==> flow/design.v <==
typedef enum logic [1:0] {
	S_IDLE,
	S_ENABLE_UART_RX,
	S_WAIT_UART_RX,
	S_M1_enable
} top_state_type;
typedef enum logic [4:0] {
	S_M1_IDLE,
	LEAD_IN_0,
	LEAD_IN_1,
	LEAD_IN_2,
	LEAD_IN_3,
	LEAD_IN_4,
	LEAD_IN_5,
	COMM_CASE_1_0,
	COMM_CASE_1_1,
	COMM_CASE_1_2,
	COMM_CASE_1_3,
	COMM_CASE_1_4,
	COMM_CASE_1_5,
	COMM_CASE_2_0,
	COMM_CASE_2_1,
	COMM_CASE_2_2,
	COMM_CASE_2_3,
	COMM_CASE_2_4,
	COMM_CASE_2_5,
	LEAD_OUT_0,
	LEAD_OUT_1,
	LEAD_OUT_2,
	LEAD_OUT_3,
	LEAD_OUT_4,
	LEAD_OUT_5
} M1_state_type;
typedef enum logic [1:0] {
	S_RXC_IDLE,
	S_RXC_SYNC,
	S_RXC_ASSEMBLE_DATA,
	S_RXC_STOP_BIT
} RX_Controller_state_type;
typedef enum logic [2:0] {
	S_US_IDLE,
	S_US_STRIP_FILE_HEADER_1,
	S_US_STRIP_FILE_HEADER_2,
	S_US_START_FIRST_BYTE_RECEIVE,
	S_US_WRITE_FIRST_BYTE,
	S_US_START_SECOND_BYTE_RECEIVE,
	S_US_WRITE_SECOND_BYTE
} UART_SRAM_state_type;
typedef enum logic [3:0] {
	S_VS_WAIT_NEW_PIXEL_ROW,
	S_VS_NEW_PIXEL_ROW_DELAY_1,
	S_VS_NEW_PIXEL_ROW_DELAY_2,
	S_VS_NEW_PIXEL_ROW_DELAY_3,
	S_VS_NEW_PIXEL_ROW_DELAY_4,
	S_VS_NEW_PIXEL_ROW_DELAY_5,
	S_VS_FETCH_PIXEL_DATA_0,
	S_VS_FETCH_PIXEL_DATA_1,
	S_VS_FETCH_PIXEL_DATA_2,
	S_VS_FETCH_PIXEL_DATA_3
} VGA_SRAM_state_type;
`timescale 1ns/100ps
`default_nettype none
module milestone1 (
		input logic clock,                    
		input logic Resetn,
		input logic Enable,
		output	logic [17:0] SRAM_address,
		output 	logic [15:0] SRAM_write_data,
		output	logic SRAM_we_n,
		input		logic [15:0] SRAM_read_data,
		output   logic M1_end
);
logic SRAM_ready;
M1_state_type state;
logic [17:0] U_address; 
logic [17:0] V_address;
logic [17:0] Y_address;
logic [17:0] RGB_address;
logic [63:0] U_values;  
logic [63:0] V_values; 
logic [31:0] Y_values;  
logic [63:0] temp_U;  
logic [63:0] temp_V;  
logic [31:0] temp_prime;  
logic [7:0] Uprime_values;  
logic [7:0] Vprime_values;  
logic [31:0] RGB_values;  
logic [7:0] redo, rede, greeno, greene, blueo, bluee;  
logic [31:0] red_calc, green_calc, blue_calc;  
logic [31:0] Uprime_odd;  
logic [31:0] Vprime_odd;  
logic FC_check;  
logic [7:0] some_counter;  
logic [7:0] pic_end;  
logic [31:0] mult_op1, mult_op2, mult_op3, mult_op4, mult_op5, mult_op6, Mult_result1, Mult_result2, Mult_result3;  
logic [63:0] Mult_result1_long, Mult_result2_long, Mult_result3_long;  
always_ff @(posedge clock or negedge Resetn) begin
	if (~Resetn) begin
		state <= S_M1_IDLE;
		SRAM_address <= 18'h00000;
		SRAM_write_data <= 16'h0000;
		SRAM_we_n <= 1'b1;
		U_address <= 18'd38400; 
		V_address <= 18'd57600;
		Y_address <= 18'h00000;
		RGB_address <= 18'd146944;
		U_values <= 64'b000000;
		V_values <= 64'b000000;
		Y_values <= 32'b00000;
		Uprime_values <= 16'b0000;
		Vprime_values <= 16'b0000;
		Uprime_odd <= 32'b00000;
		Vprime_odd <= 32'b00000;
		RGB_values <= 48'b000000;
		M1_end <= 1'b0;
		some_counter <= 8'b000;
		pic_end <= 8'b000;
		temp_U <= 64'b000000;
		temp_V <= 64'b000000;
		FC_check <= 1'b0;
		end 
		else begin
			case(state)
			S_M1_IDLE: begin
				if (Enable == 1 && pic_end != 240) begin
					U_values <= 64'b000000;
					V_values <= 64'b000000;
					Y_values <= 32'b00000;
					SRAM_we_n <= 1'b1;
					Uprime_values <= 16'b0000;
					Vprime_values <= 16'b0000;
					Uprime_odd <= 32'b00000;
					Vprime_odd <= 32'b00000;
					RGB_values <= 48'b000000;
					some_counter <= 8'h000;
					temp_U <= 64'b000000;
					temp_V <= 64'b000000;
					SRAM_we_n <= 1;
					SRAM_address <= U_address;  
					U_address <= U_address + 1'h1;  
					FC_check <= 1'b0;
					state <= LEAD_IN_0;		
				end
				else  if (pic_end >= 240) begin
					SRAM_we_n <= 1;
					M1_end <= 1'b1;	
				end
			end	
			LEAD_IN_0: begin  
				SRAM_address <= V_address;
				V_address <= V_address + 1'h1;			
				state <= LEAD_IN_1;
			end
			LEAD_IN_1: begin  
				SRAM_address <= Y_address;
				Y_address <= Y_address + 1'h1;		
				state <= LEAD_IN_2;
			end
			LEAD_IN_2: begin  
				SRAM_address <= U_address;
				U_address <= U_address + 1'h1;		
				U_values[63:48] <= SRAM_read_data;  
				state <= LEAD_IN_3;
			end
			LEAD_IN_3: begin  
				SRAM_address <= V_address;
				V_address <= V_address + 1'h1;
				V_values[63:48] <= SRAM_read_data;  
				state <= LEAD_IN_4;
			end
			LEAD_IN_4: begin
				Y_values[31:16] <= SRAM_read_data;  
				state <= LEAD_IN_5;
			end
			LEAD_IN_5:begin  
				U_values[47:32] <= SRAM_read_data;
				state <= COMM_CASE_1_0;			
			end
			COMM_CASE_1_0: begin
				if (FC_check == 0) begin 
					Uprime_values[7:0] <= U_values[63:56];
					Vprime_values[7:0] <= V_values[63:56];
					V_values[47:32] <= SRAM_read_data;
				end else begin
					Uprime_values[7:0] <= U_values[47:40];
					Vprime_values[7:0] <= V_values[47:40];
				end
				Uprime_odd[31:0] <= {{8{temp_prime[31]}},temp_prime[31:8]}; 
				SRAM_we_n <= 1;
				if (some_counter >= 'd156)
					SRAM_address <= U_address;
				else begin
					SRAM_address <= U_address;
					U_address <= U_address + 1'h1;
				end
				state <= COMM_CASE_1_1;
			end
			COMM_CASE_1_1: begin
				Vprime_odd[31:0] <= {{8{temp_prime[31]}},temp_prime[31:8]};
				if (FC_check == 1) begin
					temp_U[63:8] <= U_values[55:0];
					temp_V[63:8] <= V_values[55:0];
				end						
				if (some_counter >= 'd156)
					SRAM_address <= V_address;
				else begin
					SRAM_address <= V_address;
					V_address <= V_address + 1'h1;
				end
				state <= COMM_CASE_1_2;
			end
			COMM_CASE_1_2: begin
				if (FC_check == 1) begin
					U_values[63:0] <= temp_U[63:0];
					V_values[63:0] <= temp_V[63:0];
				end
				RGB_values[31:24] <= rede;  
				RGB_values[23:16] <= bluee;  
				if (some_counter >= 159)
					SRAM_address <= Y_address;
				else begin
					SRAM_address <= Y_address;	
					Y_address <= Y_address + 1'h1;
				end
				state <= COMM_CASE_1_3;				
			end
			COMM_CASE_1_3: begin				
				if (FC_check == 0)
					U_values[31:16] <= SRAM_read_data;
				else
					U_values[23:8] <= SRAM_read_data;
				SRAM_address <= RGB_address;
				RGB_address <= RGB_address + 1'h1;	
				SRAM_we_n <= 0;
				SRAM_write_data <= {{RGB_values[31:24]}, {greene[7:0]}};  
				state <= COMM_CASE_1_4;
			end
			COMM_CASE_1_4: begin
				if (FC_check == 0)
					V_values[31:16] <= SRAM_read_data;
				else
					V_values[23:8] <= SRAM_read_data;
				RGB_values[15:8] <= redo;  
				RGB_values[7:0] <= blueo;  
				SRAM_address <= RGB_address;
				RGB_address <= RGB_address + 1'h1;
				SRAM_write_data <= {{RGB_values[23:16]}, {redo[7:0]}};
				some_counter <= some_counter + 1;
				state <= COMM_CASE_1_5;	
			end
			COMM_CASE_1_5: begin
				Y_values[15:0] <= SRAM_read_data;
				SRAM_write_data <= {{greeno[7:0]}, {RGB_values[7:0]}};
				SRAM_address <= RGB_address;
				RGB_address <= RGB_address + 1'h1;
				if(some_counter == 159)  
					state <= LEAD_OUT_0;	
				else
					state <= COMM_CASE_2_0;
			end
			COMM_CASE_2_0: begin
				if (FC_check == 0) begin
					Uprime_values[7:0] <= U_values[55:48];
					Vprime_values[7:0] <= V_values[55:48];
				end else begin
					Uprime_values[7:0] <= U_values[47:40];
					Vprime_values[7:0] <= V_values[47:40];
				end
				Uprime_odd[31:0] <= {{8{temp_prime[31]}},temp_prime[31:8]};
				SRAM_we_n <= 1;
				SRAM_address <= Y_address;
				Y_address <= Y_address + 1'h1;
				state <= COMM_CASE_2_1;
			end
			COMM_CASE_2_1: begin
				Vprime_odd[31:0] <= {{8{temp_prime[31]}},temp_prime[31:8]}; 
				state <= COMM_CASE_2_2;
			end
			COMM_CASE_2_2: begin
				if (FC_check == 1) begin
					temp_U[63:8] <= U_values[55:0];
					temp_V[63:8] <= V_values[55:0];
				end	
				RGB_values[31:24] <= rede;  
				RGB_values[23:16] <= bluee;  
				state <= COMM_CASE_2_3;
			end
			COMM_CASE_2_3: begin
				if (FC_check == 1) begin
					U_values[63:0] <= temp_U[63:0];
					V_values[63:0] <= temp_V[63:0];
				end	
				Y_values[31:16] <= SRAM_read_data;
				SRAM_address <= RGB_address;
				SRAM_we_n <= 0;
				SRAM_write_data <= {{RGB_values[31:24]}, {greene[7:0]}};  
				RGB_address <= RGB_address + 1'h1;	
				state <= COMM_CASE_2_4;
			end
			COMM_CASE_2_4: begin
				RGB_values[15:8] <= redo;  
				RGB_values[7:0] <= blueo;  
				some_counter <= some_counter + 1;
				SRAM_address <= RGB_address;
				RGB_address <= RGB_address + 1'h1;	
				SRAM_write_data <= {{RGB_values[23:16]}, {redo[7:0]}};
				FC_check <= 1;
				state <= COMM_CASE_2_5;
			end
			COMM_CASE_2_5: begin
				SRAM_address <= RGB_address;
				RGB_address <= RGB_address + 1'h1;	
				SRAM_write_data <= {{greeno[7:0]}, {RGB_values[7:0]}};
				if(some_counter == 159) begin
					state <= LEAD_OUT_0;	
				end
				else
					state <= COMM_CASE_1_0;
			end
			LEAD_OUT_0: begin
				SRAM_we_n <= 1;
				Uprime_values[7:0] <= U_values[47:40];
				Vprime_values[7:0] <= V_values[47:40];		
				Uprime_odd[31:0] <= {{8{temp_prime[31]}},temp_prime[31:8]};
				state <= LEAD_OUT_1;
			end
			LEAD_OUT_1: begin
				Vprime_odd[31:0] <= {{8{temp_prime[31]}},temp_prime[31:8]};
				state <= LEAD_OUT_2;
			end
			LEAD_OUT_2: begin
				RGB_values[31:24] <= rede;  
				RGB_values[23:16] <= bluee;  
				state <= LEAD_OUT_3;
			end
			LEAD_OUT_3: begin
				SRAM_address <= RGB_address;
				SRAM_write_data <= {{RGB_values[31:24]}, {greene[7:0]}};  
				SRAM_we_n <= 0;
				RGB_address <= RGB_address + 1;
				state <= LEAD_OUT_4;
			end
			LEAD_OUT_4: begin
				RGB_values[15:8] <= redo;  
				RGB_values[7:0] <= blueo;  
				FC_check <= 0;
				SRAM_address <= RGB_address;
				SRAM_write_data <= {{RGB_values[23:16]}, {redo[7:0]}};	
				RGB_address <= RGB_address + 1;
				state <= LEAD_OUT_5;
			end
			LEAD_OUT_5: begin
				SRAM_address <= RGB_address;
				SRAM_write_data <= {{greeno[7:0]}, {RGB_values[7:0]}};
				RGB_address <= RGB_address + 1'h1;
				pic_end <= pic_end + 1;
				state <= S_M1_IDLE;
			end
			default: state <= S_M1_IDLE;
			endcase			
end
end
always_comb begin
	mult_op1 = 0;
	mult_op2 = 0;
	mult_op3 = 0;
	mult_op4 = 0;
	mult_op5 = 0;
	mult_op6 = 0;
	case(state)
	COMM_CASE_1_0: begin
	if (FC_check == 0) begin
		mult_op1 = 32'd21;
		mult_op2 = U_values[63:56] + U_values[39:32];
		mult_op3 = -32'd52; 
		mult_op4 = U_values[63:56] + U_values[47:40];
		mult_op5 = 32'd159;
		mult_op6 = U_values[63:56] + U_values[55:48];
	end
	else if (some_counter == 158) begin
		mult_op1 = 32'd21;
		mult_op2 = U_values[63:56] + U_values[39:32];
		mult_op3 = -32'd52; 
		mult_op4 = U_values[55:48] + U_values[39:32];
		mult_op5 = 32'd159;
		mult_op6 = U_values[47:40] + U_values[39:32];
	end
	else begin
		mult_op1 = 32'd21;
		mult_op2 = U_values[63:56] + U_values[23:16];
		mult_op3 = -32'd52; 
		mult_op4 = U_values[55:48] + U_values[31:24];
		mult_op5 = 32'd159;
		mult_op6 = U_values[47:40] + U_values[39:32];
	end
	end
	COMM_CASE_1_1: begin
	if (FC_check == 0) begin
		mult_op1 = 32'd21;
		mult_op2 = V_values[63:56] + V_values[39:32];
		mult_op3 = -32'd52; 
		mult_op4 = V_values[63:56] + V_values[47:40];
		mult_op5 = 32'd159;
		mult_op6 = V_values[63:56] + V_values[55:48];
	end 
	else if (some_counter == 158) begin
		mult_op1 = 32'd21;
		mult_op2 = V_values[63:56] + V_values[39:32];
		mult_op3 = -32'd52; 
		mult_op4 = V_values[55:48] + V_values[39:32];
		mult_op5 = 32'd159;
		mult_op6 = V_values[47:40] + V_values[39:32];
	end
	else begin	
		mult_op1 = 32'd21;
		mult_op2 = V_values[63:56] + V_values[23:16];
		mult_op3 = -32'd52; 
		mult_op4 = V_values[55:48] + V_values[31:24];
		mult_op5 = 32'd159;
		mult_op6 = V_values[47:40] + V_values[39:32];
	end
	end
	COMM_CASE_1_2: begin
		mult_op1 = Y_values[31:24] + (-32'd16);
		mult_op2 = 32'd76284;
		mult_op3 = Vprime_values[7:0] + (-32'd128);
		mult_op4 = 32'd104595;
		mult_op5 = Uprime_values[7:0] + (-32'd128);
		mult_op6 = 32'd132251;
	end
	COMM_CASE_1_3: begin
		mult_op1 = Y_values[31:24] + (-32'd16);
		mult_op2 = 32'd76284;
		mult_op3 = Vprime_values[7:0] + (-32'd128);
		mult_op4 = -32'd53281;
		mult_op5 = Uprime_values[7:0] + (-32'd128);
		mult_op6 = -32'd25624;
	end
	COMM_CASE_1_4: begin
		mult_op1 = Y_values[23:16] + (-32'd16);
		mult_op2 = 32'd76284;
		mult_op3 = Vprime_odd[31:0] + (-32'd128);
		mult_op4 = 32'd104595;
		mult_op5 = Uprime_odd[31:0] + (-32'd128);
		mult_op6 = 32'd132251;
	end
	COMM_CASE_1_5: begin
		mult_op1 = Y_values[23:16] + (-32'd16);
		mult_op2 = 32'd76284;
		mult_op3 = Vprime_odd[31:0] + (-32'd128);
		mult_op4 = -32'd53281;
		mult_op5 = Uprime_odd[31:0] + (-32'd128);
		mult_op6 = -32'd25624;
	end
	COMM_CASE_2_0: begin
	if (FC_check == 0) begin
		mult_op1 = 32'd21;
		mult_op2 = U_values[63:56] + U_values[31:24];
		mult_op3 = -32'd52; 
		mult_op4 = U_values[63:56] + U_values[39:32];
		mult_op5 = 32'd159;
		mult_op6 = U_values[55:48] + U_values[47:40];
	end 
	else if (some_counter == 157) begin
		mult_op1 = 32'd21;
		mult_op2 = U_values[63:56] + U_values[31:24];
		mult_op3 = -32'd52; 
		mult_op4 = U_values[55:48] + U_values[31:24];
		mult_op5 = 32'd159;
		mult_op6 = U_values[47:40] + U_values[39:32];
	end else begin	
		mult_op1 = 32'd21;
		mult_op2 = U_values[63:56] + U_values[23:16];
		mult_op3 = -32'd52; 
		mult_op4 = U_values[55:48] + U_values[31:24];
		mult_op5 = 32'd159;
		mult_op6 = U_values[47:40] + U_values[39:32];
	end
	end
	COMM_CASE_2_1: begin
	if (FC_check == 0) begin
		mult_op1 = 32'd21;
		mult_op2 = V_values[63:56] + V_values[31:24];
		mult_op3 = -32'd52; 
		mult_op4 = V_values[63:56] + V_values[39:32];
		mult_op5 = 32'd159;
		mult_op6 = V_values[55:48] + V_values[47:40];
	end else if (some_counter == 157) begin
		mult_op1 = 32'd21;
		mult_op2 = V_values[63:56] + V_values[31:24];
		mult_op3 = -32'd52; 
		mult_op4 = V_values[55:48] + V_values[31:24];
		mult_op5 = 32'd159;
		mult_op6 = V_values[47:40] + V_values[39:32];
	end else begin	
		mult_op1 = 32'd21;
		mult_op2 = V_values[63:56] + V_values[23:16];
		mult_op3 = -32'd52; 
		mult_op4 = V_values[55:48] + V_values[31:24];
		mult_op5 = 32'd159;
		mult_op6 = V_values[47:40] + V_values[39:32];
	end
	end
	COMM_CASE_2_2: begin
		mult_op1 = Y_values[15:8] + (-32'd16);
		mult_op2 = 32'd76284;
		mult_op3 = Vprime_values[7:0] + (-32'd128);
		mult_op4 = 32'd104595;
		mult_op5 = Uprime_values[7:0] + (-32'd128);
		mult_op6 = 32'd132251;
	end
	COMM_CASE_2_3: begin
		mult_op1 = Y_values[15:8] + (-32'd16);
		mult_op2 = 32'd76284;
		mult_op3 = Vprime_values[7:0] + (-32'd128);
		mult_op4 = -32'd53281;
		mult_op5 = Uprime_values[7:0] + (-32'd128);
		mult_op6 = -32'd25624;
	end
	COMM_CASE_2_4: begin
		mult_op1 = Y_values[7:0] + (-32'd16);
		mult_op2 = 32'd76284;
		mult_op3 = Vprime_odd[31:0] + (-32'd128);
		mult_op4 = 32'd104595;
		mult_op5 = Uprime_odd[31:0] + (-32'd128);
		mult_op6 = 32'd132251;
	end
	COMM_CASE_2_5: begin
		mult_op1 = Y_values[7:0] + (-32'd16);
		mult_op2 = 32'd76284;
		mult_op3 = Vprime_odd[31:0] + (-32'd128);
		mult_op4 = -32'd53281;
		mult_op5 = Uprime_odd[31:0] + (-32'd128);
		mult_op6 = -32'd25624;
	end
	LEAD_OUT_0: begin
		mult_op1 = 32'd21;
		mult_op2 = U_values[63:56] + U_values[47:40];
		mult_op3 = -32'd52; 
		mult_op4 = U_values[55:48] + U_values[47:40];
		mult_op5 = 32'd159;
		mult_op6 = U_values[47:40] + U_values[47:40];
	end
	LEAD_OUT_1: begin
		mult_op1 = 32'd21;
		mult_op2 = V_values[63:56] + V_values[47:40];
		mult_op3 = -32'd52; 
		mult_op4 = V_values[55:48] + V_values[47:40];
		mult_op5 = 32'd159;
		mult_op6 = V_values[47:40] + V_values[47:40];
	end
	LEAD_OUT_2: begin
		mult_op1 = Y_values[15:8] + (-32'd16);
		mult_op2 = 32'd76284;
		mult_op3 = Vprime_values[7:0] + (-32'd128);
		mult_op4 = 32'd104595;
		mult_op5 = Uprime_values[7:0] + (-32'd128);
		mult_op6 = 32'd132251;
	end
	LEAD_OUT_3: begin
		mult_op1 = Y_values[15:8] + (-32'd16);
		mult_op2 = 32'd76284;
		mult_op3 = Vprime_values[7:0] + (-32'd128);
		mult_op4 = -32'd53281;
		mult_op5 = Uprime_values[7:0] + (-32'd128);
		mult_op6 = -32'd25624;
	end
	LEAD_OUT_4: begin
		mult_op1 = Y_values[7:0] + (-32'd16);
		mult_op2 = 32'd76284;
		mult_op3 = Vprime_odd[31:0] + (-32'd128);
		mult_op4 = 32'd104595;
		mult_op5 = Uprime_odd[31:0] + (-32'd128);
		mult_op6 = 32'd132251;
	end
	LEAD_OUT_5: begin
		mult_op1 = Y_values[7:0] + (-32'd16);
		mult_op2 = 32'd76284;
		mult_op3 = Vprime_odd[31:0] + (-32'd128);
		mult_op4 = -32'd53281;
		mult_op5 = Uprime_odd[31:0] + (-32'd128);
		mult_op6 = -32'd25624;
	end
	endcase
end
assign Mult_result1_long = mult_op1* mult_op2;
assign Mult_result2_long = mult_op3* mult_op4;
assign Mult_result3_long = mult_op5* mult_op6;
assign Mult_result1 = Mult_result1_long[31:0];
assign Mult_result2 = Mult_result2_long[31:0];
assign Mult_result3 = Mult_result3_long[31:0];
assign temp_prime[31:0] = Mult_result1 + Mult_result2 + Mult_result3 + 32'd128;
always_comb begin
	red_calc = Mult_result1 + Mult_result2;
	green_calc = Mult_result1 + Mult_result2 + Mult_result3;
	blue_calc = Mult_result1 + Mult_result3;
	if(red_calc[31] == 1) begin
		redo = 8'd0;
		rede = 8'd0;
	end else 
	if(red_calc[30:24] > 0) begin
			redo = 8'd255;
			rede = 8'd255;
	end else begin
		redo = red_calc[23:16];
		rede = red_calc[23:16];
	end
	if(green_calc[31] == 1) begin
		greeno = 8'd0;
		greene = 8'd0;
	end else 
	if(green_calc[30:24] > 0) begin
			greeno = 8'd255;
			greene = 8'd255;
	end else begin
		greeno = green_calc[23:16];
		greene = green_calc[23:16];
	end
	if(blue_calc[31] == 1) begin
		blueo = 8'd0;
		bluee = 8'd0;
	end else 
	if(blue_calc[30:24] > 0) begin
			blueo = 8'd255;
			bluee = 8'd255;
	end else begin
		blueo = blue_calc[23:16];
		bluee = blue_calc[23:16];
	end
end
endmodule
==> flow/run.sh <==
#!/bin/bash
# the make line also repeats each setting of config.mk as NAME=value (left out here)
make -C /OpenROAD-flow-scripts/flow DESIGN_CONFIG=/design/flow/config.mk WORK_HOME=/design/flow/orfs CLKGATE_MAP_FILE= finish
==> flow/config.mk <==
export PLATFORM = sky130hd
export DESIGN_NAME = milestone1
export DESIGN_NICKNAME = milestone1
export VERILOG_FILES = /design/flow/design.v
export SDC_FILE = /design/flow/constraint.sdc
export NUM_CORES = 4
export LEC_CHECK = 0
export CAP_MARGIN = 20
export CELL_PAD_IN_SITES_DETAIL_PLACEMENT = 2
export CORE_ASPECT_RATIO = 0.54
export CORE_MARGIN = 2
export CORE_UTILIZATION = 62
export CTS_CLUSTER_DIAMETER = 354
export GPL_TIMING_DRIVEN = 0
export SLEW_MARGIN = 20
==> flow/constraint.sdc <==
create_clock -name core_clock -period 20.0 [get_ports {clock}]
set_input_delay 4.0000 -clock core_clock [delete_from_list [all_inputs] [get_ports {clock}]]
set_output_delay 4.0000 -clock core_clock [all_outputs]
set_load 0.01 [all_outputs]
==> results of run 1 <==
## stage by stage
| stage | setup slack [ns] | setup TNS, ns | cell area [sq um] | hold slack, ns |
|---|---|---|---|---|
| after floorplan | 4.404 | 0 | 65840 | 0.3461 |
| after global placement | -5.971 | -2707.52 | 68000 | 0.3511 |
==> run notes, run 1 <==
yosys + openroad results -> number of enable flip-flop cells=0, Cells after Synth=between 7000 and 8000, most area-consuming cells after synthesis=fa_1 29%, dfrtp_1 18%, ha_1 11%, cell area after synthesis=around 66000 sq um, number of warnings issued by yosys=1, chip area line of the yosys report=65840 sq um, async set or reset register ratio after synthesis=1.000, xor/xnor share of the synthesized area=0.05498, share of synthesized area occupied by flip-flops and latches=0.1820, standard-cell rows=87, share of the synthesized area in the top cell type=0.2861, result of the run=aborted with a tool error, horizontal die dimension=~450 microns, Adders+Majority by Area=0.3967, Std-Cell Core Area=between 100000 and 150000 sq um, most instantiated flip-flop cell in the synthesis netlist=dfrtp_1, number of primary I/O pins=55, input/output buffers=38, largest family of logic cells by area=adder cells, area of the die=roughly 110000 sq um, simple-gate share of the synthesized area=0.1237, Registers, synthesis=478, Failed at=detailed placement (3_5_place_dp), post-synth net total=8803, Stop Error=[ERROR DPL-0033] detailed placement checks failed during check placement., vertical die dimension=243.5 microns, area leader, netlist=fa_1, FP Core Util=0.6281, number of cell instances after yosys synthesis=7261, syn_area_per_cell=9.067 sq um, most common cell in the netlist=inv_1, unique cell type count in the Yosys netlist=roughly 110, synth cell count leaders=1239 x inv_1, 941 x fa_1, 856 x nand2_1, gpl congestion=1.145, Multiplexer share=0.008343, fraction of the mapped netlist area in compound gates=0.1457
==> run 2: changes to the inputs <==
Settings changed: ABC_AREA set to 1, CAP_MARGIN 20 to 35, CELL_PAD_IN_SITES_GLOBAL_PLACEMENT set to 1, CORE_ASPECT_RATIO 0.54 to 0.74, CORE_MARGIN 2 to 9, CORE_UTILIZATION 62 to 48, CTS_CLUSTER_DIAMETER 354 to unset, GPL_ROUTABILITY_DRIVEN set to 0, MIN_ROUTING_LAYER set to met1, PLACE_DENSITY_LB_ADDON set to 0.23, SETUP_SLACK_MARGIN set to 4.96, SLEW_MARGIN 20 to 35.
Clock period 20.0 ns to 21.9 ns, I/O delays scaled along.
==> run 2 against run 1 <==
The flow again stops in detailed placement (3_5_place_dp). Die area grew 44%. Synthesized cell count is 18% higher. Area after synthesis is 4.3% higher.
==> run notes, run 2 <==
yosys + openroad results -> result of the run=aborted with a tool error (unchanged), Failed at=detailed placement (3_5_place_dp) (unchanged), Stop Error=[ERROR DPL-0033] detailed placement checks failed during check placement. (unchanged), syn_area_per_cell=8.022 sq um (was 9.067 sq um), Multiplexer share=0.005739 (was 0.008343), input/output buffers=54 (was 38), number of cell instances after yosys synthesis=8560 (was 7261), simple-gate share of the synthesized area=0.1792 (was 0.1237), vertical die dimension=343.4 microns (was 243.5 microns), share of the synthesized area in the top cell type=0.2743 (was 0.2861), xor/xnor share of the synthesized area=0.03710 (was 0.05498), area of the die=157200 sq um (was 108900 sq um), Cells after Synth=8560 (was 7261), number of primary I/O pins=55 (unchanged), largest family of logic cells by area=adder cells (unchanged), number of warnings issued by yosys=1 (unchanged), most instantiated flip-flop cell in the synthesis netlist=dfrtp_1 (unchanged), horizontal die dimension=457.7 microns (was 447.4 microns), area leader, netlist=fa_1 (unchanged), FP Core Util=0.4870 (was 0.6281), unique cell type count in the Yosys netlist=82 (was 110), async set or reset register ratio after synthesis=1.000 (unchanged), Std-Cell Core Area=141000 sq um (was 104800 sq um), share of synthesized area occupied by flip-flops and latches=0.1745 (was 0.1820), number of enable flip-flop cells=0 (unchanged), Registers, synthesis=478 (unchanged), chip area line of the yosys report=68670 sq um (was 65840 sq um), most common cell in the netlist=inv_1 (unchanged), standard-cell rows=118 (was 87), synth cell count leaders=1953 x inv_1, 1557 x nand2_1, 941 x fa_1 (was 1239 x inv_1, 941 x fa_1, 856 x nand2_1), post-synth net total=10100 (was 8803), fraction of the mapped netlist area in compound gates=0.09968 (was 0.1457), most area-consuming cells after synthesis=fa_1 27%, dfrtp_1 17%, inv_1 11% (was fa_1 29%, dfrtp_1 18%, ha_1 11%), Adders+Majority by Area=0.3804 (was 0.3967), cell area after synthesis=68670 sq um (was 65840 sq um)
## run 2: per-stage QoR
step / area (sq um) / setup slack, ns / hold slack [ns]
after floorplan: 68670 / 7.168 / 0.3487
after global placement: 71540 / -5.114 / 0.3590
==> run 3: changes to the inputs <==
Settings changed: ABC_AREA 1 to unset, CAP_MARGIN 35 to 20, CELL_PAD_IN_SITES_DETAIL_PLACEMENT 2 to unset, CELL_PAD_IN_SITES_GLOBAL_PLACEMENT 1 to unset, CORE_ASPECT_RATIO 0.74 to unset, CORE_MARGIN 9 to 2, CORE_UTILIZATION 48 to 72, CTS_CLUSTER_DIAMETER set to 232, CTS_CLUSTER_SIZE set to 47, GPL_ROUTABILITY_DRIVEN 0 to unset, GPL_TIMING_DRIVEN 0 to unset, MIN_ROUTING_LAYER met1 to unset, PLACE_DENSITY_LB_ADDON 0.23 to 0.0, SETUP_SLACK_MARGIN 4.96 to 3.05, SLEW_MARGIN 35 to 20.
Clock period 21.9 ns to 10.8 ns, I/O delays scaled along.
==> run 3 against run 2 <==
The flow stops in global routing (5_1_grt). Synthesized cell count down 15%. Area after synthesis down 4.1%. Die area down 40%.
==> run notes, run 3 <==
yosys + openroad results -> result of the run=aborted with a tool error (unchanged), Failed at=global routing (5_1_grt) (was detailed placement (3_5_place_dp)), Stop Error=[ERROR GRT-0232] Routing congestion too high. Check the congestion heatmap in the GUI. (was [ERROR DPL-0033] detailed placement checks failed during check placement.), Std-Cell Core Area=90290 sq um (was 141000 sq um), gpl congestion=1.111, share of synthesized area occupied by flip-flops and latches=0.1820 (was 0.1745), most area-consuming cells after synthesis=fa_1 29%, dfrtp_1 18%, ha_1 11% (was fa_1 27%, dfrtp_1 17%, inv_1 11%), post-cts hold buffer count=0, syn_area_per_cell=9.067 sq um (was 8.022 sq um), number of sinks handled by clock tree synthesis=approximately 480, area leader, netlist=fa_1 (unchanged), post-synth net total=8803 (was 10100), Detailed Place HPWL=200.9 mm, FP Core Util=0.7292 (was 0.4870), share of the synthesized area in the top cell type=0.2861 (was 0.2743), number of warnings issued by yosys=1 (unchanged), CTS Root Buffer Type=clkbuf_16, standard-cell rows=110 (was 118), cell area after synthesis=65840 sq um (was 68670 sq um), overflow left after global routing=11, simple-gate share of the synthesized area=0.1237 (was 0.1792), total placed cells including tap cells=approximately 9500, vertical die dimension=306.4 microns (was 343.4 microns), Adders+Majority by Area=0.3967 (was 0.3804), xor/xnor share of the synthesized area=0.05498 (was 0.03710), async set or reset register ratio after synthesis=1.000 (unchanged), fraction of the mapped netlist area in compound gates=0.1457 (was 0.09968), largest family of logic cells by area=adder cells (unchanged), number of primary I/O pins=55 (unchanged), CTS Buf Count=14, Registers, synthesis=478 (unchanged), number of enable flip-flop cells=0 (unchanged), CTS H-Tree Depth=1, most instantiated flip-flop cell in the synthesis netlist=dfrtp_1 (unchanged), most common cell in the netlist=inv_1 (unchanged), Multiplexer share=0.008343 (was 0.005739), GRT Overall Usage=0.7377, synth cell count leaders=1239 x inv_1, 941 x fa_1, 856 x nand2_1 (was 1953 x inv_1, 1557 x nand2_1, 941 x fa_1), input/output buffers=54 (unchanged), unique cell type count in the Yosys netlist=110 (was 82), number of cell instances after yosys synthesis=7261 (was 8560), horizontal die dimension=306.4 microns (was 457.7 microns), Cells after Synth=7261 (was 8560), maximum number of buffers from clock root to sink=3, area of the die=93870 sq um (was 157200 sq um), chip area line of the yosys report=65840 sq um (was 68670 sq um)
run 3: what timing repair did:
action                                 CTS
setup buffers                           83
gates resized                          413
setup endpoints to repair               88
pin swaps                              192
cloned                                   1
endpoints found under the hold margin    0
run 3: layer usage:
layer | GRT usage | overflow
met1 | 0.7353 | 1
met2 | 0.9193 | 3
met3 | 0.5780 | 1
met4 | 0.7011 | 6
met5 | 0.3447 | 0
run 3: metrics by stage:
| stage | instance area (sq um) | hold WS [ns] | setup slack (ns) | util |
|---|---|---|---|---|
| detailed placement | 77420 | 0.3603 | -4.891 | 0.8575 |
| CTS | 80300 | 0.3989 | -4.433 | 0.8893 |
| floorplan | 66640 | 0.3461 | -3.944 | - |
| global placement | 77410 | 0.3495 | -4.284 | 0.8574 |
==> run 4: changes to the inputs <==
Settings changed: CORE_UTILIZATION 72 to 70, CTS_CLUSTER_DIAMETER 232 to 358, CTS_CLUSTER_SIZE 47 to 22, PLACE_DENSITY_LB_ADDON 0.0 to unset, SETUP_SLACK_MARGIN 3.05 to 3.55.
Clock period 10.8 ns to 13.9 ns, I/O delays scaled along.
==> run 4 against run 3 <==
The layout now fails its checks (negative setup slack). Die area is 2.8% higher. Synthesized cell count stayed put. Area after synthesis stayed put.
==> run notes, run 4 <==
run results: number of max-cap violations=0, Registers, synthesis=478 (unchanged), setup skew after layout=approximately 0.055 ns, launching point of the worst reg2reg path=state[24], Hold Crit Class=reg2reg, Achievable Freq=0.06285 GHz, overflow left after global routing=0, total routed wirelength=256.6 mm, area of the die=96520 sq um (was 93870 sq um), Adders+Majority by Area=0.3967 (unchanged), launch point of the worst hold path=state[13], layout net count=9444, end point of the critical path=SRAM_write_data[15], Multiplexer share=0.008343 (unchanged), worst skew pair latency=between 0.6 and 0.7 ns, most instantiated flip-flop cell in the synthesis netlist=dfrtp_1 (unchanged), result of the run=complete, but fails checks (was aborted with a tool error), type of element launching the critical path=register, cell area after synthesis=65840 sq um (unchanged), syn_area_per_cell=9.067 sq um (unchanged), input/output buffers=54 (unchanged), area of all placed cells without fillers=76790 sq um, flop-to-flop setup slack=-2.01 ns, required time at the worst-slack endpoint=between 10 and 15 ns, standard-cell rows=112 (was 110), post-detailed-placement cell area=73270 sq um (was 77420 sq um), number of fillers in the final layout=5464, slew at the pin with the worst max-slew slack=1.290 ns, number of cell instances after yosys synthesis=7261 (unchanged), number of stages on the worst setup path=57, simple-gate share of the synthesized area=0.1237 (unchanged), capture point of the worst reg-to-reg path=SRAM_write_data[15], Std-Cell Core Area=93330 sq um (was 90290 sq um), cell occurring most often along the worst timing path=fa_1, gpl congestion=1.113 (was 1.111), FP Core Util=0.7054 (was 0.7292), combined buffer and inverter count along the critical path=12, arrival time at the worst endpoint=16.39 ns, DR WL/cell=27.98 microns, clock transition at the registers of the reported paths=0.10 ns, CP Max Fanout=8, post-cts hold buffer count=0 (unchanged), number of primary I/O pins=55 (unchanged), maximum number of pins on one net before global-route repair=103, launching element of the worst setup path=state[24], Worst setup EP type=register, DRC marker count from the first detailed-route iteration=between 8000 and 9000, category of the most critical setup path=reg2reg, number of warnings issued by yosys=1 (unchanged), TritonCTS clock tree=done, delay of the slowest cell on the worst path=0.63 ns, post-synth net total=8803 (unchanged), unique cell type count in the Yosys netlist=110 (unchanged), xor/xnor share of the synthesized area=0.05498 (unchanged), worst hold margin=0.3927 ns, setup total negative slack=-76.27 ns, most area-consuming cells after synthesis=fa_1 29%, dfrtp_1 18%, ha_1 11% (unchanged), worst reg2reg path depth=57, vertical die dimension=310.7 microns (was 306.4 microns), setup repair after global routing missed its margin=true, total placed cells including tap cells=9031 (was 9493), largest family of logic cells by area=adder cells (unchanged), number of cells in the finished layout apart from fillers=9169, async set or reset register ratio after synthesis=1.000 (unchanged), synth cell count leaders=1239 x inv_1, 941 x fa_1, 856 x nand2_1 (unchanged), Detailed Place HPWL=192.9 mm (was 200.9 mm), antenna violations before repair=8, number of vias per cell after detailed routing=between 6 and 7, Area growth syn-to-layout=16.64%, area leader, netlist=fa_1 (unchanged), number of warnings in the stage logs=39, worst max-slew margin expressed relative to the limit=0.1398, number of sinks handled by clock tree synthesis=478 (unchanged), Hold Path End=state[7], number of enable flip-flop cells=0 (unchanged), horizontal die dimension=310.7 microns (was 306.4 microns), share of synthesized area occupied by flip-flops and latches=0.1820 (unchanged), share of the synthesized area in the top cell type=0.2861 (unchanged), CTS H-Tree Depth=1 (unchanged), slowest cell on the critical path=fa_1, total count of max-transition violations in the final report=0, chip area line of the yosys report=65840 sq um (unchanged), detailed-route via count=slightly above 60000, shortest period the worst path allows=15.91 ns, Final setup viols=56, Hold Violations, Final=0, number of routed nets with antenna violations=0, setup slack after layout=-2.011 ns, first-pass GRT wire length=roughly 370 mm, worst hold path depth=0, Pre-antenna DRT Iters=7, maximum number of buffers from clock root to sink=3 (unchanged), most common cell in the netlist=inv_1 (unchanged), CTS Root Buffer Type=clkbuf_16 (unchanged), GRT Overall Usage=0.5086, CTS Buf Count=25 (was 14), Layout Check Failures=negative setup slack, remaining routing DRC violations=0, Top delay family on crit path=adder cells, Tcrit/Tclk final=1.145, fraction of the mapped netlist area in compound gates=0.1457 (unchanged), Cells after Synth=7261 (unchanged), via count of the first global-routing pass=63360
==> run 4: metrics by stage <==
| step | utilization | setup slack [ns] |
|---|---|---|
| final | 0.8228 | -2.011 |
| after CTS | 0.8075 | -1.247 |
| after global placement | 0.7851 | -1.209 |
| after global routing | 0.8228 | -2.234 |
| after floorplan | - | -0.8443 |
| after detailed placement | 0.7851 | -1.647 |
==> run 4: cell type report <==
type	count	area (sq um)	area share
tap	1254	1569	0.02043
sequential	478	12000	0.1562
multi-input combinational	5241	50580	0.6587
antenna	1	2.502	0.00003259
timing repair buffer	915	7291	0.09494
inverter	1241	4664	0.06074
clock buffer	37	670.6	0.008733
clock inverter	2	17.52	0.0002281
==> run 4: repair_timing <==
item                                    in CTS  in global routing
cloned                                       1                  0
pin swaps                                  138                208
endpoints found under the setup margin      88                 88
gates resized                              226                236
buffers inserted                            49                 45
==> run 4: per-layer routing <==
layer,GRT usage,share of wire,up-vias,wire length [microns]
met5,0.0009881,0.00030,-,78
met4,0.3956,0.10,10,26770
met3,0.1692,0.14,1815,36820
met2,0.7628,0.43,5123,109200
met1,0.6060,0.33,29750,83730
li1,-,-,24980,-
==> run 5: changes to the inputs <==
Settings changed: CAP_MARGIN 20 to 35, CELL_PAD_IN_SITES_DETAIL_PLACEMENT set to 2, CORE_ASPECT_RATIO set to 0.98, CORE_MARGIN 2 to 9, CORE_UTILIZATION 70 to 27, CTS_CLUSTER_DIAMETER 358 to unset, CTS_CLUSTER_SIZE 22 to unset, GPL_TIMING_DRIVEN set to 0, MIN_ROUTING_LAYER set to met2, PLACE_DENSITY_LB_ADDON set to 0.23, SETUP_SLACK_MARGIN 3.55 to unset, SLEW_MARGIN 20 to 35.
Clock period 13.9 ns to 21.9 ns, I/O delays scaled along.
==> run 5 against run 4 <==
Now clean on timing, DRC and antenna. Sequential cell count unchanged. Synthesized cell count unchanged. Worst setup slack better by 3.4 ns. Critical path type unchanged. Hold slack worse by 0.021 ns. Area after synthesis unchanged.
==> run notes, run 5 <==
run results: area of the die=261900 sq um (was 96520 sq um), first-pass GRT wire length=447.2 mm (was 371.1 mm), number of primary I/O pins=55 (unchanged), combined buffer and inverter count along the critical path=18 (was 12), number of enable flip-flop cells=0 (unchanged), detailed-route via count=76950 (was 61670), DR WL/cell=28.82 microns (was 27.98 microns), required time at the worst-slack endpoint=22.41 ns (was 14.38 ns), pre-CTS WS=1.240 ns (was -1.647 ns), Detailed Place HPWL=250.0 mm (was 192.9 mm), gpl congestion=1.071 (was 1.113), maximum number of buffers from clock root to sink=3 (unchanged), synth cell count leaders=1239 x inv_1, 941 x fa_1, 856 x nand2_1 (unchanged), number of warnings issued by yosys=1 (unchanged), vertical die dimension=506.8 microns (was 310.7 microns), Hold Violations, Final=0 (unchanged), Final setup viols=0 (was 56), Achievable Freq=0.04879 GHz (was 0.06285 GHz), worst max-slew margin expressed relative to the limit=0.2245 (was 0.1398), largest family of logic cells by area=adder cells (unchanged), number of warnings in the stage logs=33 (was 39), Top delay family on crit path=adder cells (unchanged), setup repair after global routing missed its margin=false (was true), fraction of the mapped netlist area in compound gates=0.1457 (unchanged), Area growth syn-to-layout=11.00% (was 16.64%), Tcrit/Tclk final=0.9360 (was 1.145), arrival time at the worst endpoint=21.01 ns (was 16.39 ns), antenna violations before repair=3 (was 8), cell area after synthesis=65840 sq um (unchanged), xor/xnor share of the synthesized area=0.05498 (unchanged), area occupied by multi-input gates=48510 sq um (was 50580 sq um), setup slack after layout=1.403 ns (was -2.011 ns), Cells after Synth=7261 (unchanged), Registers, synthesis=478 (unchanged), launch point of the worst hold path=state[13] (unchanged), CTS Buf Count=53 (was 25), launching point of the worst reg2reg path=state[21] (was state[24]), Std-Cell Core Area=242600 sq um (was 93330 sq um), maximum number of pins on one net before global-route repair=75 (was 103), FP Core Util=0.2714 (was 0.7054), slew at the pin with the worst max-slew slack=1.163 ns (was 1.290 ns), Pre-antenna DRT Iters=9 (was 7), area leader, netlist=fa_1 (unchanged), worst reg2reg path depth=62 (was 57), flop-to-flop setup slack=1.40 ns (was -2.01 ns), cell resize tally after clock tree synthesis=0 (was 226), number of fillers in the final layout=27130 (was 5464), remaining routing DRC violations=0 (unchanged), post-cts hold buffer count=0 (unchanged), most common cell in the netlist=inv_1 (unchanged), Worst setup EP type=register (unchanged), layout net count=8929 (was 9444), number of routed nets with antenna violations=0 (unchanged), CTS H-Tree Depth=2 (was 1), worst skew pair latency=0.69 ns (was 0.65 ns), total routed wirelength=309.2 mm (was 256.6 mm), setup skew after layout=0.05648 ns (was 0.05459 ns), result of the run=timing/DRC/antenna clean (was complete, but fails checks), Hold Crit Class=reg2reg (unchanged), slowest cell on the critical path=clkbuf_1 (was fa_1), clock transition at the registers of the reported paths=0.07 ns (was 0.10 ns), cell occurring most often along the worst timing path=fa_1 (unchanged), simple-gate share of the synthesized area=0.1237 (unchanged), category of the most critical setup path=reg2reg (unchanged), async set or reset register ratio after synthesis=1.000 (unchanged), GRT Overall Usage=0.3455 (was 0.5086), overflow left after global routing=0 (unchanged), number of stages on the worst setup path=62 (was 57), unique cell type count in the Yosys netlist=110 (unchanged), launching element of the worst setup path=state[21] (was state[24]), number of max-cap violations=0 (unchanged), TritonCTS clock tree=done (unchanged), total count of max-transition violations in the final report=0 (unchanged), number of vias per cell after detailed routing=7.173 (was 6.726), area taken by flip-flops and latches=11980 sq um (was 12000 sq um), capture point of the worst reg-to-reg path=SRAM_write_data[8] (was SRAM_write_data[15]), worst hold margin=0.3722 ns (was 0.3927 ns), horizontal die dimension=516.8 microns (was 310.7 microns), Multiplexer share=0.008343 (unchanged), Hold Path End=state[7] (unchanged), number of sinks handled by clock tree synthesis=478 (unchanged), type of element launching the critical path=register (unchanged), end point of the critical path=SRAM_write_data[8] (was SRAM_write_data[15]), chip area line of the yosys report=65840 sq um (unchanged), input/output buffers=38 (was 54), shortest period the worst path allows=20.50 ns (was 15.91 ns), worst hold path depth=0 (unchanged), share of synthesized area occupied by flip-flops and latches=0.1820 (unchanged), CTS Root Buffer Type=clkbuf_16 (unchanged), Adders+Majority by Area=0.3967 (unchanged), syn_area_per_cell=9.067 sq um (unchanged), most area-consuming cells after synthesis=fa_1 29%, dfrtp_1 18%, ha_1 11% (unchanged), most instantiated flip-flop cell in the synthesis netlist=dfrtp_1 (unchanged), DRC marker count from the first detailed-route iteration=13810 (was 8989), via count of the first global-routing pass=93770 (was 63360), CP Max Fanout=10 (was 8), number of cell instances after yosys synthesis=7261 (unchanged), standard-cell rows=179 (was 112), post-synth net total=8803 (unchanged), delay of the slowest cell on the worst path=0.76 ns (was 0.63 ns), Setup Fix Bufs, Post-CTS=0 (was 49), share of the synthesized area in the top cell type=0.2861 (unchanged)
run 5: cell type report:
| class | instances | share of cell area |
|---|---|---|
| Multi-Input combinational cell | 5241 | 0.6638 |
| Inverter | 1241 | 0.06374 |
| Clock inverter | 22 | 0.002722 |
| Antenna cell | 42 | 0.001438 |
| Clock buffer | 74 | 0.02060 |
| Timing Repair Buffer | 71 | 0.01111 |
| Sequential cell | 478 | 0.1640 |
| Buffer | 301 | 0.01681 |
| Tap cell | 3258 | 0.05578 |
run 5: through the flow:
step	TNS [ns]	utilization	std cells	area (sq um)
6_report	0	0.3013	10730	73080
5_1_grt	0	0.3010	10700	73000
3_3_place_gp	-2692.32	0.2898	10560	70290
3_5_place_dp	0	0.2929	10580	71030
4_1_cts	0	0.2999	10680	72740
2_1_floorplan	0	-	7261	65840
run 5: layer usage:
layer	routed length (microns)	part of all wire	track usage	vias up
li1	-	-	-	23860
met1	0	0	-	26430
met2	147400	0.48	0.4046	23840
met3	125200	0.40	0.4546	2649
met4	30390	0.098	0.08132	171
met5	6173	0.020	0.2065	-
==> run 6: changes to the inputs <==
Settings changed: ABC_AREA set to 1, CAP_MARGIN 35 to 20, CELL_PAD_IN_SITES_DETAIL_PLACEMENT 2 to unset, CORE_ASPECT_RATIO 0.98 to unset, CORE_MARGIN 9 to 2, CORE_UTILIZATION 27 to 72, CTS_CLUSTER_DIAMETER set to 206, GPL_TIMING_DRIVEN 0 to unset, MAX_ROUTING_LAYER set to met4, MIN_ROUTING_LAYER met2 to unset, PLACE_DENSITY_LB_ADDON 0.23 to 0.05, SLEW_MARGIN 35 to 20, TNS_END_PERCENT set to 80.
Clock period 21.9 ns to 14.3 ns, I/O delays scaled along.
==> run 6 against run 5 <==
The flow now stops in global routing (5_1_grt). Area after synthesis up 4.3%. Die area down 63%. Synthesized cell count is 18% higher.
==> run notes, run 6 <==
yosys + openroad results -> fraction of the mapped netlist area in compound gates=0.09968 (was 0.1457), cell area after synthesis=68670 sq um (was 65840 sq um), GRT Overall Usage=0.6762, unique cell type count in the Yosys netlist=82 (was 110), area leader, netlist=fa_1 (unchanged), most instantiated flip-flop cell in the synthesis netlist=dfrtp_1 (unchanged), CTS Buf Count=49 (was 53), maximum number of buffers from clock root to sink=3 (unchanged), number of warnings issued by yosys=1 (unchanged), most common cell in the netlist=inv_1 (unchanged), total placed cells including tap cells=10400 (was 10580), CTS Root Buffer Type=clkbuf_16 (unchanged), pre-CTS WS=-1.019 ns (was 1.240 ns), simple-gate share of the synthesized area=0.1792 (was 0.1237), result of the run=aborted with a tool error (was timing/DRC/antenna clean), gpl congestion=1.084 (was 1.071), CTS H-Tree Depth=2 (unchanged), area of the die=97860 sq um (was 261900 sq um), vertical die dimension=312.8 microns (was 506.8 microns), Std-Cell Core Area=94730 sq um (was 242600 sq um), largest family of logic cells by area=adder cells (unchanged), post-detailed-placement cell area=75500 sq um (was 71030 sq um), syn_area_per_cell=8.022 sq um (was 9.067 sq um), xor/xnor share of the synthesized area=0.03710 (was 0.05498), overflow left after global routing=21, number of sinks handled by clock tree synthesis=478 (unchanged), number of enable flip-flop cells=0 (unchanged), Stop Error=[ERROR GRT-0232] Routing congestion too high. Check the congestion heatmap in the GUI., FP Core Util=0.7249 (was 0.2714), Adders+Majority by Area=0.3804 (was 0.3967), most area-consuming cells after synthesis=fa_1 27%, dfrtp_1 17%, inv_1 11% (was fa_1 29%, dfrtp_1 18%, ha_1 11%), horizontal die dimension=312.8 microns (was 516.8 microns), number of primary I/O pins=55 (unchanged), chip area line of the yosys report=68670 sq um (was 65840 sq um), number of cell instances after yosys synthesis=8560 (was 7261), Registers, synthesis=478 (unchanged), standard-cell rows=113 (was 179), post-synth net total=10100 (was 8803), Failed at=global routing (5_1_grt), share of synthesized area occupied by flip-flops and latches=0.1745 (was 0.1820), Detailed Place HPWL=206.2 mm (was 250.0 mm), async set or reset register ratio after synthesis=1.000 (unchanged), Cells after Synth=8560 (was 7261), input/output buffers=54 (was 38), Multiplexer share=0.005739 (was 0.008343), share of the synthesized area in the top cell type=0.2743 (was 0.2861), synth cell count leaders=1953 x inv_1, 1557 x nand2_1, 941 x fa_1 (was 1239 x inv_1, 941 x fa_1, 856 x nand2_1)
[run 6: per-layer routing]
| layer | overflow | track usage |
|---|---|---|
| met5 | - | - |
| met1 | 0 | 0.7120 |
| met4 | 10 | 0.6002 |
| met3 | 1 | 0.4065 |
| met2 | 10 | 0.8767 |
[run 6: through the flow]
stage / hold WS, ns / utilization
floorplan: 0.3487 / -
global placement: 0.3688 / 0.7969
detailed placement: 0.3696 / 0.7970
CTS: 0.3873 / 0.8281
[run 6: timing repair]
action                     in CTS
hold buffers                    0
setup endpoints to repair      53
cloned                          1
gates resized                 230
pin swaps                     127
setup buffers                  48
==> run 7: changes to the inputs <==
Settings changed: ABC_AREA 1 to unset, CORE_UTILIZATION 72 to 40, CTS_CLUSTER_DIAMETER 206 to unset, MAX_ROUTING_LAYER met4 to unset, PLACE_DENSITY_LB_ADDON 0.05 to unset, TNS_END_PERCENT 80 to unset.
Clock period 14.3 ns to 31.5 ns, I/O delays scaled along.
==> run 7 against run 6 <==
The run now finishes clean. Die area is 72% higher. Area after synthesis down 4.1%. Synthesized cell count is 15% lower.
==> run notes, run 7 <==
run results: setup total negative slack=0 ns, Tcrit/Tclk final=0.5729, maximum number of buffers from clock root to sink=3 (unchanged), number of warnings issued by yosys=1 (unchanged), simple-gate share of the synthesized area=0.1237 (was 0.1792), detailed-route via count=52940, worst reg2reg path depth=54, slew at the pin with the worst max-slew slack=~1.2 ns, number of vias per cell after detailed routing=5.635, total count of max-transition violations in the final report=0, worst hold path depth=0, number of max-cap violations=0, clock transition at the registers of the reported paths=~0.060 ns, syn_area_per_cell=9.067 sq um (was 8.022 sq um), delay of the slowest cell on the worst path=0.87 ns, capture point of the worst reg-to-reg path=SRAM_write_data[5], FP Core Util=0.4036 (was 0.7249), DRC marker count from the first detailed-route iteration=5140, standard-cell rows=148 (was 113), flop-to-flop setup slack=13.45 ns, area of the die=167900 sq um (was 97860 sq um), arrival time at the worst endpoint=about 19 ns, launching element of the worst setup path=state[21], synth cell count leaders=1239 x inv_1, 941 x fa_1, 856 x nand2_1 (was 1953 x inv_1, 1557 x nand2_1, 941 x fa_1), Final setup viols=0, number of primary I/O pins=55 (unchanged), Final Core Density=0.4338, largest family of logic cells by area=adder cells (unchanged), number of fillers in the final layout=15920, area of all placed cells without fillers=70770 sq um, Hold Crit Class=reg2reg, Setup Fix Bufs, Post-CTS=0 (was 48), worst max-slew margin expressed relative to the limit=0.2266, required time at the worst-slack endpoint=32.00 ns, CTS Root Buffer Type=clkbuf_16 (unchanged), CP Max Fanout=20, remaining routing DRC violations=0, layout net count=8719, Achievable Freq=0.05541 GHz, number of enable flip-flop cells=0 (unchanged), via count of the first global-routing pass=54060, area leader, netlist=fa_1 (unchanged), Adders+Majority by Area=0.3967 (was 0.3804), Top delay family on crit path=adder cells, slowest cell on the critical path=dfrtp_1, first-pass GRT wire length=344.8 mm, end point of the critical path=SRAM_write_data[5], total routed wirelength=228.6 mm, launching point of the worst reg2reg path=state[21], gpl congestion=0.9937 (was 1.084), Multiplexer share=0.008343 (was 0.005739), post-detailed-placement cell area=68910 sq um (was 75500 sq um), Hold Violations, Final=0, most area-consuming cells after synthesis=fa_1 29%, dfrtp_1 18%, ha_1 11% (was fa_1 27%, dfrtp_1 17%, inv_1 11%), category of the most critical setup path=reg2reg, horizontal die dimension=409.7 microns (was 312.8 microns), CTS H-Tree Depth=2 (unchanged), async set or reset register ratio after synthesis=1.000 (unchanged), maximum number of pins on one net before global-route repair=162, Area growth syn-to-layout=7.488%, Pre-antenna DRT Iters=6, Std-Cell Core Area=163100 sq um (was 94730 sq um), GRT Overall Usage=0.2713, Hold Path End=state[19], post-cts hold buffer count=0 (unchanged), unique cell type count in the Yosys netlist=110 (was 82), most common cell in the netlist=inv_1 (unchanged), CTS Buf Count=53 (was 49), share of synthesized area occupied by flip-flops and latches=0.1820 (was 0.1745), shortest period the worst path allows=roughly 18 ns, worst skew pair latency=~0.67 ns, cell area after synthesis=65840 sq um (was 68670 sq um), Registers, synthesis=478 (unchanged), number of stages on the worst setup path=54, setup skew after layout=0.06186 ns, vertical die dimension=409.7 microns (was 312.8 microns), xor/xnor share of the synthesized area=0.05498 (was 0.03710), result of the run=timing/DRC/antenna clean (was aborted with a tool error), type of element launching the critical path=register, Detailed Place HPWL=184.2 mm (was 206.2 mm), most instantiated flip-flop cell in the synthesis netlist=dfrtp_1 (unchanged), number of cell instances after yosys synthesis=7261 (was 8560), number of routed nets with antenna violations=0, setup repair after global routing missed its margin=false, cell occurring most often along the worst timing path=fa_1, antenna violations before repair=7, number of warnings in the stage logs=41, Worst setup EP type=register, DR WL/cell=24.34 microns, number of sinks handled by clock tree synthesis=478 (unchanged), chip area line of the yosys report=65840 sq um (was 68670 sq um), post-synth net total=8803 (was 10100), input/output buffers=54 (unchanged), launch point of the worst hold path=state[7], share of the synthesized area in the top cell type=0.2861 (was 0.2743), TritonCTS clock tree=done, fraction of the mapped netlist area in compound gates=0.1457 (was 0.09968), cell resize tally after clock tree synthesis=0 (was 230), Cells after Synth=7261 (was 8560), combined buffer and inverter count along the critical path=12, overflow left after global routing=0, worst hold margin=0.3739 ns
[run 7: area by class of cell]
class,instances,area (sq um),area share
repair buffers,162,1370,0.01936
well taps,2175,2721,0.03846
clock buffers,73,1491,0.02108
diodes,1,2.502,0.00003536
clock inverters,24,320.3,0.004526
multi-input cells,5241,48220,0.6813
flip-flops and latches,478,11990,0.1694
inverters,1241,4658,0.06583
[run 7: routing by layer]
metal  track usage  share of wire  up-vias
met5             0       0.000057        -
met4        0.1035          0.045        2
met2        0.4301           0.45     2149
met3       0.04224          0.077      433
met1        0.3731           0.43    26800
li1              -              -    23560
[run 7: per-stage QoR]
stage / cells / setup WS (ns)
2_1_floorplan: 7261 / 15.90
3_3_place_gp: 9293 / 13.90
3_5_place_dp: 9294 / 13.67
4_1_cts: 9391 / 13.58
5_1_grt: 9394 / 12.57
6_report: 9395 / 13.45
==> run 8: changes to the inputs <==
Settings changed: ABC_AREA set to 1, CORE_UTILIZATION 40 to 55, PLACE_DENSITY_LB_ADDON set to 0.05.
Clock period 31.5 ns to 12.0 ns, I/O delays scaled along.
==> run 8 against run 7 <==
The layout now fails its checks (negative setup slack). Sequential cell count unchanged. Sequential share of layout area decreased by 2.5 points. Synthesized cell count increased by 18%. Highest routed layer unchanged. Clock-buffer cell count decreased by 5.
==> run notes, run 8 <==
run results: most used routing layer=met2 (unchanged), synth cell count leaders=1953 x inv_1, 1557 x nand2_1, 941 x fa_1 (was 1239 x inv_1, 941 x fa_1, 856 x nand2_1), remaining routing DRC violations=0 (unchanged), FP Core Util=0.5547 (was 0.4036), async set or reset register ratio after synthesis=1.000 (unchanged), Top delay family on crit path=adder cells (unchanged), number of primary I/O pins=55 (unchanged), worst skew pair latency=0.68 ns (was 0.67 ns), Hold Path End=state[10] (was state[19]), number of stages on the worst setup path=74 (was 54), Final setup viols=68 (was 0), slowest cell on the critical path=fa_2 (was dfrtp_1), type of element launching the critical path=register (unchanged), input/output buffers=54 (unchanged), Detailed Place HPWL=200.7 mm (was 184.2 mm), most instantiated flip-flop cell in the synthesis netlist=dfrtp_1 (unchanged), most common cell in the netlist=inv_1 (unchanged), number of fillers in the final layout=10420 (was 15920), CTS Buf Count=53 (unchanged), number of vias per cell after detailed routing=5.561 (was 5.635), TritonCTS clock tree=done (unchanged), launch point of the worst hold path=state[16] (was state[7]), launching element of the worst setup path=V_values[56] (was state[21]), area leader, netlist=fa_1 (unchanged), pre-CTS WS=-2.776 ns (was 13.67 ns), detailed-route via count=62160 (was 52940), largest family of logic cells by area=adder cells (unchanged), share of the synthesized area in the top cell type=0.2743 (was 0.2861), total count of max-transition violations in the final report=0 (unchanged), Achievable Freq=0.06964 GHz (was 0.05541 GHz), via count of the first global-routing pass=62770 (was 54060), setup total negative slack=-128.81 ns (was 0 ns), Multiplexer share=0.005739 (was 0.008343), met1 global-route usage=0.5294 (was 0.3731), most area-consuming cells after synthesis=fa_1 27%, dfrtp_1 17%, inv_1 11% (was fa_1 29%, dfrtp_1 18%, ha_1 11%), total routed wirelength=244.4 mm (was 228.6 mm), Hold Violations, Final=0 (unchanged), xor/xnor share of the synthesized area=0.03710 (was 0.05498), number of warnings issued by yosys=1 (unchanged), launching point of the worst reg2reg path=V_values[56] (was state[21]), Registers, synthesis=478 (unchanged), maximum number of pins on one net before global-route repair=135 (was 162), gpl congestion=1.018 (was 0.9937), fraction of the mapped netlist area in compound gates=0.09968 (was 0.1457), total placed cells including tap cells=10980 (was 9294), worst max-slew margin expressed relative to the limit=0.1961 (was 0.2266), vertical die dimension=357.3 microns (was 409.7 microns), clock transition at the registers of the reported paths=0.06 ns (about the same), number of max-cap violations=0 (unchanged), cell area after synthesis=68670 sq um (was 65840 sq um), capture point of the worst reg-to-reg path=SRAM_write_data[11] (was SRAM_write_data[5]), Tcrit/Tclk final=1.197 (was 0.5729), cell occurring most often along the worst timing path=inv_2 (was fa_1), combined buffer and inverter count along the critical path=16 (was 12), CP Max Fanout=8 (was 20), category of the most critical setup path=reg2reg (unchanged), chip area line of the yosys report=68670 sq um (was 65840 sq um), post-synth net total=10100 (was 8803), simple-gate share of the synthesized area=0.1792 (was 0.1237), share of synthesized area occupied by flip-flops and latches=0.1745 (was 0.1820), GRT Overall Usage=0.3857 (was 0.2713), delay of the slowest cell on the worst path=0.56 ns (was 0.87 ns), number of warnings in the stage logs=41 (unchanged), standard-cell rows=129 (was 148), worst hold path depth=0 (unchanged), result of the run=complete, but fails checks (was timing/DRC/antenna clean), unique cell type count in the Yosys netlist=82 (was 110), setup repair after global routing missed its margin=true (was false), Std-Cell Core Area=123800 sq um (was 163100 sq um), Cells after Synth=8560 (was 7261), DR WL/cell=21.87 microns (was 24.34 microns), number of sinks handled by clock tree synthesis=478 (unchanged), number of cell instances after yosys synthesis=8560 (was 7261), antenna violations before repair=5 (was 7), Final Core Density=0.6725 (was 0.4338), end point of the critical path=SRAM_write_data[11] (was SRAM_write_data[5]), required time at the worst-slack endpoint=12.50 ns (was 32.00 ns), Pre-antenna DRT Iters=9 (was 6), overflow left after global routing=0 (unchanged), met3 Track Usage GR=0.08265 (was 0.04224), first-pass GRT wire length=372.8 mm (was 344.8 mm), worst hold margin=0.3886 ns (was 0.3739 ns), number of cells in the finished layout apart from fillers=11180 (was 9395), flop-to-flop setup slack=-2.36 ns (was 13.45 ns), number of enable flip-flop cells=0 (unchanged), arrival time at the worst endpoint=14.86 ns (was 18.55 ns), setup skew after layout=0.06810 ns (was 0.06186 ns), CTS Root Buffer Type=clkbuf_16 (unchanged), area of the die=127700 sq um (was 167900 sq um), worst reg2reg path depth=74 (was 54), Worst setup EP type=register (unchanged), layout net count=11040 (was 8719), post-cts hold buffer count=0 (unchanged), DRC marker count from the first detailed-route iteration=5467 (was 5140), shortest period the worst path allows=14.36 ns (was 18.05 ns), Area growth syn-to-layout=21.23% (was 7.488%), setup slack after layout=-2.359 ns (was 13.45 ns), Hold Crit Class=reg2reg (unchanged), CTS H-Tree Depth=2 (unchanged), number of routed nets with antenna violations=0 (unchanged), syn_area_per_cell=8.022 sq um (was 9.067 sq um), met2 usage in global routing=0.6018 (was 0.4301), maximum number of buffers from clock root to sink=3 (unchanged), horizontal die dimension=357.3 microns (was 409.7 microns), Adders+Majority by Area=0.3804 (was 0.3967), Layout Check Failures=negative setup slack, slew at the pin with the worst max-slew slack=1.206 ns (was 1.152 ns)
[run 8: area by class of cell]
| class | count | area [sq um] | area share |
|---|---|---|---|
| Multi-Input combinational cell | 5881 | 51290 | 0.6161 |
| Sequential cell | 478 | 11990 | 0.1440 |
| Timing Repair Buffer | 1089 | 8569 | 0.1029 |
| Inverter | 1991 | 7486 | 0.08992 |
| Tap cell | 1637 | 2048 | 0.02460 |
| Clock buffer | 68 | 1454 | 0.01746 |
| Clock inverter | 31 | 411.6 | 0.004945 |
| Antenna cell | 2 | 5.005 | 0.00006012 |
[run 8: per-layer routing]
metal  wire, microns  part of all wire  up-vias
li1                -                 -    28620
met1          102100              0.42    30470
met2          109300              0.45     2593
met3           22090             0.090      471
met4           10930             0.045        2
met5              13          0.000053        -
[run 8: per-stage QoR]
stage / cell area, sq um
after floorplan: 69390
after global placement: 78150
after detailed placement: 78150
after CTS: 81530
after global routing: 83250
final: 83250
[run 8: repair_timing]
| item | in CTS | in global routing |
|---|---|---|
| resized | 238 | 306 |
| setup buffers | 57 | 44 |
| endpoints found under the hold margin | 0 | 0 |
| pin swaps | 117 | 161 |
| cloned | 1 | 1 |
| endpoints found under the setup margin | 70 | 86 |
